Design top, start of the top module:
module top(clk, rst, start,i, socin1
  ,socin2
  ,socin3
  ,socin4,
  socout1
  ,socout2
  ,socout3
  ,socout4
  ,outReady);
  input i;
  input start;
  input clk;
  input rst;
  input socin1;
  input socin2;
  input socin3;
  input socin4;
  output socout1;
  output socout2;
  output socout3;
  output socout4;
  output outReady;
wire loadOut1
  ,loadOut2
  ,loadOut3
  ,loadOut4
  ,shft
  ,clrCount1
  ,loadDivide1
  ,loadDivide2
  ,loadMultiply
  ,divideDone1
  ,divideDone2
  ,multiplyDone
  ,ngtv
  ,loaded
  ,outDone;
  wire [1:0] sel2;
  CONTROLPATH z0 (
   loadOut1
  ,loadOut2
  ,loadOut3
  ,loadOut4
  ,shft
  ,clrCount1
  ,sel2
  ,loadDivide1
  ,loadDivide2
  ,loadMultiply
  ,divideDone1
  ,divideDone2
  ,multiplyDone
  ,ngtv
  ,loaded
  ,start
  ,clk
  ,rst
  ,outDone
);
 DATAPATH z1 (
   i
  ,clk
  ,rst
  ,socin1
  ,socin2
  ,socin3
  ,socin4
  ,shft
  ,loadOut1
  ,loadOut2
  ,loadOut3
  ,loadOut4
  ,clrCount1
  ,sel2
  ,loadDivide1
  ,loadDivide2
  ,loadMultiply
  ,socout1
  ,socout2
  ,socout3
  ,socout4
  ,divideDone1
  ,divideDone2
  ,multiplyDone
  ,outDone
  ,outReady
  ,loaded
  ,ngtv
);
endmodule
Size in the first run: ~390 flip-flops.
==> flow/config.mk <==
export PLATFORM = sky130hd
export DESIGN_NAME = top
export DESIGN_NICKNAME = top
export VERILOG_FILES = /design/flow/design.v
export SDC_FILE = /design/flow/constraint.sdc
export NUM_CORES = 4
export LEC_CHECK = 0
export ABC_AREA = 1
export CAP_MARGIN = 20
export CORE_ASPECT_RATIO = 1.39
export CORE_MARGIN = 2
export CORE_UTILIZATION = 72
export CTS_CLUSTER_DIAMETER = 346
export CTS_CLUSTER_SIZE = 11
export HOLD_SLACK_MARGIN = 0.3
export PLACE_DENSITY = 0.37
export SETUP_SLACK_MARGIN = 0.43
export SLEW_MARGIN = 40
export TNS_END_PERCENT = 5
==> flow/constraint.sdc <==
create_clock -name core_clock -period 2.73 [get_ports {clk}]
set_input_delay 0.5460 -clock core_clock [delete_from_list [all_inputs] [get_ports {clk}]]
set_output_delay 0.5460 -clock core_clock [all_outputs]
set_load 0.01 [all_outputs]
run.sh (not shown) runs the stock make flow with config.mk's settings and CLKGATE_MAP_FILE=.
The first run completed and failed the layout checks on setup timing.
Rerun with:
CORE_ASPECT_RATIO = not set   (was 1.39)
CTS_CLUSTER_DIAMETER = not set   (was 346)
CTS_CLUSTER_SIZE = 26   (was 11)
HOLD_SLACK_MARGIN = not set   (was 0.3)
PLACE_DENSITY = not set   (was 0.37)
PLACE_DENSITY_LB_ADDON = 0.2   (was not set)
SETUP_SLACK_MARGIN = not set   (was 0.43)
SLEW_MARGIN = 20   (was 40)
TNS_END_PERCENT = not set   (was 5)
clock period = 4.05 ns   (was 2.73 ns; I/O delays follow)
The new run completed and failed the layout checks on setup timing.
Clock power went down by 24%.
Synthesized cell count is unchanged.
Via count went down by 3.1%.
Power went down by 34%.
Design area went down by 2.9%.
Global-route usage went down by 1.6 points.
Rerun with:
ABC_AREA = not set   (was 1)
CORE_UTILIZATION = 40   (was 72)
CTS_CLUSTER_SIZE = not set   (was 26)
PLACE_DENSITY = 0.6   (was not set)
PLACE_DENSITY_LB_ADDON = not set   (was 0.2)
clock period = 5.0 ns   (was 4.05 ns; I/O delays follow)
Result: With this change the flow ran to the end with no violations; routed wire length went down by about 20%; setup slack improved by 0.28 ns; clock-buffer cell count increases by 2; non-clock buffer count came out lower by 83.
Rerun with:
clock period = 3.0 ns   (was 5.0 ns; I/O delays follow)
What happened: The new run reached the layout checks and failed them: setup timing; critical path depth rises by 1; die area is unchanged; power came out higher by 90%; clock-buffer cell count came out lower by 7; via count came out higher by 3.5%.

* * *

top again, from the RTL that the note above started with.
Design top, start of the top module:
module top(clk, rst, start,i, socin1
  ,socin2
  ,socin3
  ,socin4,
  socout1
  ,socout2
  ,socout3
  ,socout4
  ,outReady);
==> flow/config.mk <==
export PLATFORM = sky130hd
export DESIGN_NAME = top
export DESIGN_NICKNAME = top
export VERILOG_FILES = /design/flow/design.v
export SDC_FILE = /design/flow/constraint.sdc
export NUM_CORES = 4
export LEC_CHECK = 0
export ABC_AREA = 1
export CAP_MARGIN = 30
export CELL_PAD_IN_SITES_GLOBAL_PLACEMENT = 2
export CORE_ASPECT_RATIO = 0.64
export CORE_MARGIN = 2
export CORE_UTILIZATION = 69
export CTS_CLUSTER_SIZE = 82
export GPL_TIMING_DRIVEN = 0
export HOLD_SLACK_MARGIN = -0.0
export MAX_ROUTING_LAYER = met4
export PLACE_DENSITY_LB_ADDON = 0.26
export SLEW_MARGIN = 25
export TNS_END_PERCENT = 50
==> flow/constraint.sdc <==
create_clock -name core_clock -period 4.6 [get_ports {clk}]
set_input_delay 0.9200 -clock core_clock [delete_from_list [all_inputs] [get_ports {clk}]]
set_output_delay 0.9200 -clock core_clock [all_outputs]
set_load 0.01 [all_outputs]
The first run never finished: it broke off in 3_1_place_gp_skip_io with FLW-0024.
Edit:
Settings changed: ABC_AREA 1 to not set, CAP_MARGIN 30 to 20, CELL_PAD_IN_SITES_GLOBAL_PLACEMENT 2 to not set, CORE_ASPECT_RATIO 0.64 to not set, CORE_UTILIZATION 69 to 65, CTS_CLUSTER_SIZE 82 to not set, GPL_TIMING_DRIVEN 0 to not set, HOLD_SLACK_MARGIN -0.0 to not set, MAX_ROUTING_LAYER met4 to not set, PLACE_DENSITY set to 0.6, PLACE_DENSITY_LB_ADDON 0.26 to not set, SLEW_MARGIN 25 to 20, TNS_END_PERCENT 50 to not set.
Clock period 4.6 ns to 2.67 ns, I/O delays scaled along.
Outcome: This time the run finished with setup timing left; synthesized area went down by 3.5%; die size went up by 2.3%; synthesized cell count went down by 23%.
Edit:
Settings changed: CORE_UTILIZATION 65 to 38.
Clock period 2.67 ns to 5.98 ns, I/O delays scaled along.
With this change the flow produced a clean layout.
Hold slack improved by 0.0062 ns.
Power came out lower by 63%.
First-iteration DRC count drops by 14%.
Wire length goes down by 9.5%.
Synthesized cell count is unchanged.
Cell count grows by 3.3%.
Setup slack improved by 2.8 ns.
Clock-buffer cell count falls by 4.
Clock power shrinks by 56%.
Via count drops by 8.2%.
Synthesized area does not change.
Edit:
Settings changed: ABC_AREA set to 1, CORE_UTILIZATION 38 to 72, CTS_CLUSTER_DIAMETER set to 53, CTS_CLUSTER_SIZE set to 13, PLACE_DENSITY 0.6 to not set, PLACE_DENSITY_LB_ADDON set to 0.2.
Clock period 5.98 ns to 3.41 ns, I/O delays scaled along.
- This time the run produced a layout that fails on setup timing
- wire length increases by about 22%
- non-clock buffer count goes up by 141
- clock power rose by about 60%
- synthesized cell count is higher by about 30%
- area after synthesis went up by about 3.6%
- setup slack gets worse by 1.6 ns
- design area increases by about 8%
Power is estimated from default activity; no workload was simulated.
